Design DMAC, start of the top module:
module DMAC #(
    parameter AXI_ID_WD   = 2,
    parameter AXI_DATA_WD = 32,
    parameter AXI_ADDR_WD = 32,
    parameter AXI_STRB_WD = 4
)(
    input                      AXI_ACLK,
    input                      AXI_ARESETN,    
    input                      cmd_valid,
    input  [AXI_ADDR_WD-1 : 0] cmd_addr,
    input  [AXI_ID_WD-1   : 0] cmd_id,
    input  [1 : 0]             cmd_burst,
    input  [2 : 0]             cmd_size,
    input  [AXI_ADDR_WD-1 : 0] cmd_len,
    output                     cmd_ready,
    output                     cmd_abort,
    output [AXI_ADDR_WD-1 : 0] AXI_AWADDR,
    output [AXI_ID_WD-1   : 0] AXI_AWID,
    output [1 : 0]             AXI_AWBURST,
    output [2 : 0]             AXI_AWSIZE,
    output [7 : 0]             AXI_AWLEN,
    output                     AXI_AWVALID,
    input                      AXI_AWREADY,
    output [AXI_DATA_WD-1 : 0] AXI_WDATA,
    output [AXI_STRB_WD-1 : 0] AXI_WSTRB,
    output                     AXI_WLAST,
    output                     AXI_WVALID,
    input                      AXI_WREADY,
    input  [AXI_ID_WD-1   : 0] AXI_BID,
    input  [1 : 0]             AXI_BRESP,
    input                      AXI_BVALID,
    output                     AXI_BREADY,
    output [AXI_ADDR_WD-1 : 0] AXI_ARADDR,
    output [AXI_ID_WD-1   : 0] AXI_ARID,
    output [1 : 0]             AXI_ARBURST,
    output [2 : 0]             AXI_ARSIZE,
    output [7 : 0]             AXI_ARLEN,
    output                     AXI_ARVALID,
    input                      AXI_ARREADY,
    input  [AXI_DATA_WD-1 : 0] AXI_RDATA,
    input                      AXI_RLAST,
  ...
Size in the first run: ~1900 cells after synthesis, about 340 flip-flops, ~260 I/O pins, ~18000 um2 of cells after synthesis.
make LEC_CHECK=0 CAP_MARGIN=20 CORE_MARGIN=2 CORE_UTILIZATION=70 CTS_CLUSTER_SIZE=37 HOLD_SLACK_MARGIN=0.29 SETUP_SLACK_MARGIN=0.93 SLEW_MARGIN=20 finish   # period 3.35 ns
run.sh (not shown) runs the stock make flow with config.mk's settings and CLKGATE_MAP_FILE=.
The starting point did not get past 5_1_grt with DPL-0038.
==> next run, changes <==
Settings changed: CORE_UTILIZATION 70 to 59, CTS_CLUSTER_SIZE 37 to unset, HOLD_SLACK_MARGIN 0.29 to unset, SETUP_SLACK_MARGIN 0.93 to unset.
Clock period 3.35 ns to 4.51 ns, I/O delays scaled along.
Result: The changed run completed with no timing, DRC or antenna violations. Area after synthesis does not change. Synthesized cell count does not change. Die size is higher by 18%.
==> next run, changes <==
Settings changed: CELL_PAD_IN_SITES_GLOBAL_PLACEMENT set to 2, CORE_UTILIZATION 59 to 40.
Clock period 4.51 ns to 6.64 ns, I/O delays scaled along.
Result: Power drops by about 30%. Design area rose by 1.6%. Hold slack gets better by 0.0035 ns. Sequential share of layout area is lower by 0.63 points. Count of clock-buffer cells in the layout climbs by 12. Via count went down by about 2.1%. Setup slack gets better by 1.5 ns. Area after synthesis is unchanged. Non-clock buffer count shrinks by 9. Clock power is lower by about 24%. Core utilization fell by 23 points.

DMAC again, from the RTL that the note above started with.
## DMAC
module DMAC #(
    parameter AXI_ID_WD   = 2,
    parameter AXI_DATA_WD = 32,
    parameter AXI_ADDR_WD = 32,
    parameter AXI_STRB_WD = 4
)(
    input                      AXI_ACLK,
    input                      AXI_ARESETN,    
    input                      cmd_valid,
    input  [AXI_ADDR_WD-1 : 0] cmd_addr,
    input  [AXI_ID_WD-1   : 0] cmd_id,
    input  [1 : 0]             cmd_burst,
    input  [2 : 0]             cmd_size,
    input  [AXI_ADDR_WD-1 : 0] cmd_len,
    output                     cmd_ready,
    output                     cmd_abort,
    output [AXI_ADDR_WD-1 : 0] AXI_AWADDR,
    output [AXI_ID_WD-1   : 0] AXI_AWID,
    output [1 : 0]             AXI_AWBURST,
    output [2 : 0]             AXI_AWSIZE,
    output [7 : 0]             AXI_AWLEN,
    output                     AXI_AWVALID,
    input                      AXI_AWREADY,
    output [AXI_DATA_WD-1 : 0] AXI_WDATA,
    output [AXI_STRB_WD-1 : 0] AXI_WSTRB,
    output                     AXI_WLAST,
    output                     AXI_WVALID,
    input                      AXI_WREADY,
    input  [AXI_ID_WD-1   : 0] AXI_BID,
    input  [1 : 0]             AXI_BRESP,
    input                      AXI_BVALID,
    output                     AXI_BREADY,
    output [AXI_ADDR_WD-1 : 0] AXI_ARADDR,
    output [AXI_ID_WD-1   : 0] AXI_ARID,
    output [1 : 0]             AXI_ARBURST,
    output [2 : 0]             AXI_ARSIZE,
    output [7 : 0]             AXI_ARLEN,
    output                     AXI_ARVALID,
    input                      AXI_ARREADY,
    input  [AXI_DATA_WD-1 : 0] AXI_RDATA,
    input                      AXI_RLAST,
    input  [AXI_ID_WD-1   : 0] AXI_RID,
    input  [1 : 0]             AXI_RRESP,
    input                      AXI_RVALID,
    output                     AXI_RREADY
);
==> flow/config.mk <==
export PLATFORM = sky130hd
export DESIGN_NAME = DMAC
export DESIGN_NICKNAME = DMAC
export VERILOG_FILES = /design/flow/design.v
export SDC_FILE = /design/flow/constraint.sdc
export NUM_CORES = 4
export LEC_CHECK = 0
export ABC_AREA = 0
export CAP_MARGIN = 25
export CELL_PAD_IN_SITES_DETAIL_PLACEMENT = 0
export CELL_PAD_IN_SITES_GLOBAL_PLACEMENT = 2
export CORE_MARGIN = 2
export CORE_UTILIZATION = 43
export GPL_ROUTABILITY_DRIVEN = 0
export GPL_TIMING_DRIVEN = 1
export MIN_ROUTING_LAYER = met1
export SLEW_MARGIN = 20
==> flow/constraint.sdc <==
create_clock -name core_clock -period 6.4 [get_ports {AXI_ACLK}]
set_input_delay 1.2800 -clock core_clock [delete_from_list [all_inputs] [get_ports {AXI_ACLK}]]
set_output_delay 1.2800 -clock core_clock [all_outputs]
set_load 0.01 [all_outputs]
Then changed:
==> flow/config.mk (replaced) <==
export PLATFORM = sky130hd
export DESIGN_NAME = DMAC
export DESIGN_NICKNAME = DMAC
export VERILOG_FILES = /design/flow/design.v
export SDC_FILE = /design/flow/constraint.sdc
export NUM_CORES = 4
export LEC_CHECK = 0
export CAP_MARGIN = 20
export CORE_MARGIN = 2
export CORE_UTILIZATION = 14
export SLEW_MARGIN = 20
==> flow/constraint.sdc (replaced) <==
create_clock -name core_clock -period 9.12 [get_ports {AXI_ACLK}]
set_input_delay 1.8240 -clock core_clock [delete_from_list [all_inputs] [get_ports {AXI_ACLK}]]
set_output_delay 1.8240 -clock core_clock [all_outputs]
set_load 0.01 [all_outputs]
Result: Total power is lower by 28%; wire length goes up by 16%; setup slack is better by 2.0 ns.
Then changed:
--- a/flow/config.mk
+++ b/flow/config.mk
@@ -8,4 +8,6 @@
 export CAP_MARGIN = 20
 export CORE_MARGIN = 2
-export CORE_UTILIZATION = 14
+export CORE_UTILIZATION = 65
+export SETUP_SLACK_MARGIN = -0.3
 export SLEW_MARGIN = 20
+export TNS_END_PERCENT = 5
==> flow/constraint.sdc (replaced) <==
create_clock -name core_clock -period 2.94 [get_ports {AXI_ACLK}]
set_input_delay 0.5880 -clock core_clock [delete_from_list [all_inputs] [get_ports {AXI_ACLK}]]
set_output_delay 0.5880 -clock core_clock [all_outputs]
set_load 0.01 [all_outputs]
Effect:
- With this change the flow produced a layout that fails on setup timing
- core utilization is higher by 67 points
- die size falls by 78%
- sequential share of layout area rises by 0.33 points
- setup slack got worse by 4.3 ns
- total power grows to 3.2 times its value

Starting RTL as in the previous note.
clock: 6.79 ns
lec_check: 0
abc_area: 1
cap_margin: 20
cell_pad_in_sites_detail_placement: 2
cell_pad_in_sites_global_placement: 2
core_margin: 3
core_utilization: 32
gpl_timing_driven: 0
max_routing_layer: met4
min_routing_layer: met1
slew_margin: 5
Edit:
==> flow/config.mk (replaced) <==
export PLATFORM = sky130hd
export DESIGN_NAME = DMAC
export DESIGN_NICKNAME = DMAC
export VERILOG_FILES = /design/flow/design.v
export SDC_FILE = /design/flow/constraint.sdc
export NUM_CORES = 4
export LEC_CHECK = 0
export CAP_MARGIN = 20
export CORE_MARGIN = 2
export CORE_UTILIZATION = 72
export SLEW_MARGIN = 20
==> flow/constraint.sdc (replaced) <==
create_clock -name core_clock -period 4.73 [get_ports {AXI_ACLK}]
set_input_delay 0.9460 -clock core_clock [delete_from_list [all_inputs] [get_ports {AXI_ACLK}]]
set_output_delay 0.9460 -clock core_clock [all_outputs]
set_load 0.01 [all_outputs]
Outcome:
- The new run finished with timing, DRC and antenna clean
- cell area goes down by 13%
- worst setup slack degrades by 2200 ps
- clock skew shrinks by 16 ps
- register-to-register slack got worse by 2500 ps
- sequential cell count stays the same
- worst hold slack stays flat
- synthesized area went down by 10%
- power came out higher by 23%
- core utilization increases by 47 points
Edit:
--- a/flow/config.mk
+++ b/flow/config.mk
@@ -7,5 +7,6 @@
 export LEC_CHECK = 0
 export CAP_MARGIN = 20
+export CELL_PAD_IN_SITES_DETAIL_PLACEMENT = 1
 export CORE_MARGIN = 2
-export CORE_UTILIZATION = 72
+export CORE_UTILIZATION = 32
 export SLEW_MARGIN = 20
==> flow/constraint.sdc (replaced) <==
create_clock -name core_clock -period 6.5 [get_ports {AXI_ACLK}]
set_input_delay 1.3000 -clock core_clock [delete_from_list [all_inputs] [get_ports {AXI_ACLK}]]
set_output_delay 1.3000 -clock core_clock [all_outputs]
set_load 0.01 [all_outputs]
=> The changed run finished clean; sequential power decreases by about 27%; cell area increases by 3.1%; global-route usage decreases by 18 points; synthesized cell count stays the same; fmax decreases by about 14%; clock-buffer cell count increases by 5; register-to-register slack improved by 1100 ps; core utilization decreases by 47 points; sequential share of layout area decreases by 1.2 points.
Edit:
--- a/flow/config.mk
+++ b/flow/config.mk
@@ -7,6 +7,5 @@
 export LEC_CHECK = 0
 export CAP_MARGIN = 20
-export CELL_PAD_IN_SITES_DETAIL_PLACEMENT = 1
 export CORE_MARGIN = 2
-export CORE_UTILIZATION = 32
+export CORE_UTILIZATION = 40
 export SLEW_MARGIN = 20
==> flow/constraint.sdc (replaced) <==
create_clock -name core_clock -period 3.97 [get_ports {AXI_ACLK}]
set_input_delay 0.7940 -clock core_clock [delete_from_list [all_inputs] [get_ports {AXI_ACLK}]]
set_output_delay 0.7940 -clock core_clock [all_outputs]
set_load 0.01 [all_outputs]
Result: Cell count drops by a few percent; final area barely changes; worst setup slack loses 1200 ps; first-iteration DRC count climbs by well over a third; clock-buffer cell count climbs by 2; critical path depth climbs by 3; sequential share of layout area climbs by 0.11 points; sequential power climbs by well over a third; die size drops by about a fifth; via count drops by a few percent.

DMAC again, from the RTL that the note above started with.
clock: 6.5 ns
lec_check: 0
abc_area: 1
cap_margin: 20
cell_pad_in_sites_detail_placement: 0
cell_pad_in_sites_global_placement: 1
core_margin: 2
core_utilization: 32
hold_slack_margin: 0.14
min_routing_layer: met2
place_density_lb_addon: 0.19
slew_margin: 5
==> next run, changes <==
==> flow/config.mk (replaced) <==
export PLATFORM = sky130hd
export DESIGN_NAME = DMAC
export DESIGN_NICKNAME = DMAC
export VERILOG_FILES = /design/flow/design.v
export SDC_FILE = /design/flow/constraint.sdc
export NUM_CORES = 4
export LEC_CHECK = 0
export CAP_MARGIN = 20
export CORE_MARGIN = 2
export CORE_UTILIZATION = 65
export SLEW_MARGIN = 20
==> flow/constraint.sdc (replaced) <==
create_clock -name core_clock -period 3.47 [get_ports {AXI_ACLK}]
set_input_delay 0.6940 -clock core_clock [delete_from_list [all_inputs] [get_ports {AXI_ACLK}]]
set_output_delay 0.6940 -clock core_clock [all_outputs]
set_load 0.01 [all_outputs]
Outcome: Now the flow ran to the end with violations: negative setup slack; utilization climbs by 43 points; worst setup slack loses 2.5 ns; final area drops by a little under a tenth; die size drops by well over a third; via count drops by well over a third.
==> next run, changes <==
--- a/flow/config.mk
+++ b/flow/config.mk
@@ -10 +10,2 @@
-export CORE_UTILIZATION = 65
+export CORE_UTILIZATION = 70
+export CTS_CLUSTER_SIZE = 37
==> flow/constraint.sdc (replaced) <==
create_clock -name core_clock -period 3.35 [get_ports {AXI_ACLK}]
set_input_delay 0.6700 -clock core_clock [delete_from_list [all_inputs] [get_ports {AXI_ACLK}]]
set_output_delay 0.6700 -clock core_clock [all_outputs]
set_load 0.01 [all_outputs]
What happened: The new run finished but failed the layout checks on negative setup slack. Die area fell by about 7%. Worst setup slack got worse by 0.19 ns. Final area goes up by 1.4%. Routed wire length is higher by about 13%. Power goes up by about 5.4%.
==> next run, changes <==
--- a/flow/config.mk
+++ b/flow/config.mk
@@ -10 +10 @@
-export CORE_UTILIZATION = 70
+export CORE_UTILIZATION = 68
@@ -11,0 +12 @@
+export SETUP_SLACK_MARGIN = 0.81
==> flow/constraint.sdc (replaced) <==
create_clock -name core_clock -period 3.55 [get_ports {AXI_ACLK}]
set_input_delay 0.7100 -clock core_clock [delete_from_list [all_inputs] [get_ports {AXI_ACLK}]]
set_output_delay 0.7100 -clock core_clock [all_outputs]
set_load 0.01 [all_outputs]
What happened: The new run finished with negative setup slack left. First-iteration DRC count rises by 32%. Fmax decreases by 4.9%. Critical path depth is higher by 2. Wire length went up by 12%. Non-clock buffer count goes up by 25.
==> next run, changes <==
--- a/flow/config.mk
+++ b/flow/config.mk
@@ -10,3 +10,2 @@
-export CORE_UTILIZATION = 68
-export CTS_CLUSTER_SIZE = 37
-export SETUP_SLACK_MARGIN = 0.81
+export CORE_UTILIZATION = 63
+export CTS_CLUSTER_SIZE = 93
==> flow/constraint.sdc (replaced) <==
create_clock -name core_clock -period 5.63 [get_ports {AXI_ACLK}]
set_input_delay 1.1260 -clock core_clock [delete_from_list [all_inputs] [get_ports {AXI_ACLK}]]
set_output_delay 1.1260 -clock core_clock [all_outputs]
set_load 0.01 [all_outputs]
What happened: This time the run completed without violations. Non-clock buffer count drops by 142. Clock-buffer cell count drops by 2. Utilization drops by 15 points. Worst setup slack is better by 1.6 ns. Clock power drops by 37%. Power drops by 44%. Die size climbs by 7.7%.

Setup of JK:
Starting RTL as in the previous note.
Settings: LEC_CHECK=0, ABC_AREA=0, CAP_MARGIN=5, CELL_PAD_IN_SITES_DETAIL_PLACEMENT=1, CELL_PAD_IN_SITES_GLOBAL_PLACEMENT=1, CORE_MARGIN=10, CORE_UTILIZATION=26, CTS_CLUSTER_DIAMETER=97, CTS_CLUSTER_SIZE=58, GPL_ROUTABILITY_DRIVEN=0, MAX_ROUTING_LAYER=met4, MIN_ROUTING_LAYER=met1, PLACE_DENSITY_LB_ADDON=0.15, SLEW_MARGIN=20, TNS_END_PERCENT=80; clock period 3.66 ns.
## Diff of input files: MS against JK
diff --git a/flow/config.mk b/flow/config.mk
--- a/flow/config.mk
+++ b/flow/config.mk
@@ -14 +14 @@
-export CTS_CLUSTER_DIAMETER = 97
+export CTS_CLUSTER_DIAMETER = 116
@@ -16,0 +17,2 @@
+export GPL_TIMING_DRIVEN = 0
+export HOLD_SLACK_MARGIN = 0.23
@@ -19 +21 @@
-export PLACE_DENSITY_LB_ADDON = 0.15
+export PLACE_DENSITY = 0.41
@@ -21 +23 @@
-export TNS_END_PERCENT = 80
+export TNS_END_PERCENT = 100
[summary]
- JK → MS: layout net count comparable; largest net degree at the start of global routing now smaller.
- Power density over the cells: MS vs JK down about 2.4%
- MS ends up with lower final-layout clock buffer total than JK does.
- Per the comparison of MS with JK, share of power burned in registers has increased, later-pin clock latency in the skew report has remained practically unchanged, via count has increased, non-clock buffer count has increased.
- Against JK, MS comes in 3.2 points lower on clock network fraction of total power.
- Wire length: MS > JK
- Going from JK to MS, total power shrinks by about 3%.
Input changes introduced in AL (baseline for comparison: MS):
==> flow/config.mk <==
export PLATFORM = sky130hd
export DESIGN_NAME = DMAC
export DESIGN_NICKNAME = DMAC
export VERILOG_FILES = /design/flow/design.v
export SDC_FILE = /design/flow/constraint.sdc
export NUM_CORES = 4
export LEC_CHECK = 0
export ABC_AREA = 0
export CAP_MARGIN = 25
export CELL_PAD_IN_SITES_DETAIL_PLACEMENT = 2
export CELL_PAD_IN_SITES_GLOBAL_PLACEMENT = 2
export CORE_MARGIN = 2
export CORE_UTILIZATION = 43
export GPL_ROUTABILITY_DRIVEN = 0
export GPL_TIMING_DRIVEN = 0
export MIN_ROUTING_LAYER = met1
export SLEW_MARGIN = 20
==> flow/constraint.sdc <==
create_clock -name core_clock -period 6.4 [get_ports {AXI_ACLK}]
set_input_delay 1.2800 -clock core_clock [delete_from_list [all_inputs] [get_ports {AXI_ACLK}]]
set_output_delay 1.2800 -clock core_clock [all_outputs]
set_load 0.01 [all_outputs]
Notes after the runs:
- In the reports for MS and AL, the smaller non-clock buffer count belongs to AL.
- Area growth from synthesis to final layout, MS and AL: larger value in MS
- Compared AL vs MS, and slew at the pin with the worst max-slew slack is down in AL.
- Going from MS to AL, the share of power burned in registers was found to have gone down by 4.5 points.
- AL finished end to end and its layout was clean on timing, DRC and antenna.
- AL vs MS on height of the chip: AL is the lower one.
- Sort MS and AL by total power desc -> top: MS
The inputs of TR differ from those of AL as listed below.
==> flow/config.mk <==
export PLATFORM = sky130hd
export DESIGN_NAME = DMAC
export DESIGN_NICKNAME = DMAC
export VERILOG_FILES = /design/flow/design.v
export SDC_FILE = /design/flow/constraint.sdc
export NUM_CORES = 4
export LEC_CHECK = 0
export CAP_MARGIN = 20
export CORE_MARGIN = 2
export CORE_UTILIZATION = 68
export CTS_CLUSTER_SIZE = 37
export SLEW_MARGIN = 20
==> flow/constraint.sdc <==
create_clock -name core_clock -period 2.63 [get_ports {AXI_ACLK}]
set_input_delay 0.5260 -clock core_clock [delete_from_list [all_inputs] [get_ports {AXI_ACLK}]]
set_output_delay 0.5260 -clock core_clock [all_outputs]
set_load 0.01 [all_outputs]
### Flow results
- Number of rows in the core area ends up higher on AL.
- Of TR and AL, AL shows the higher instance count after placement with tap cells included, with TR below it.
- Going from AL to TR, cell area after placement grows by 0.0016 sq mm.
- Taking AL as the reference, in TR register bit total from synthesis comparable; post-DP HPWL now smaller.
- global routing (5_1_grt): TR exited with error
Power figures rest on the tool's default switching activity, not on a simulated workload.
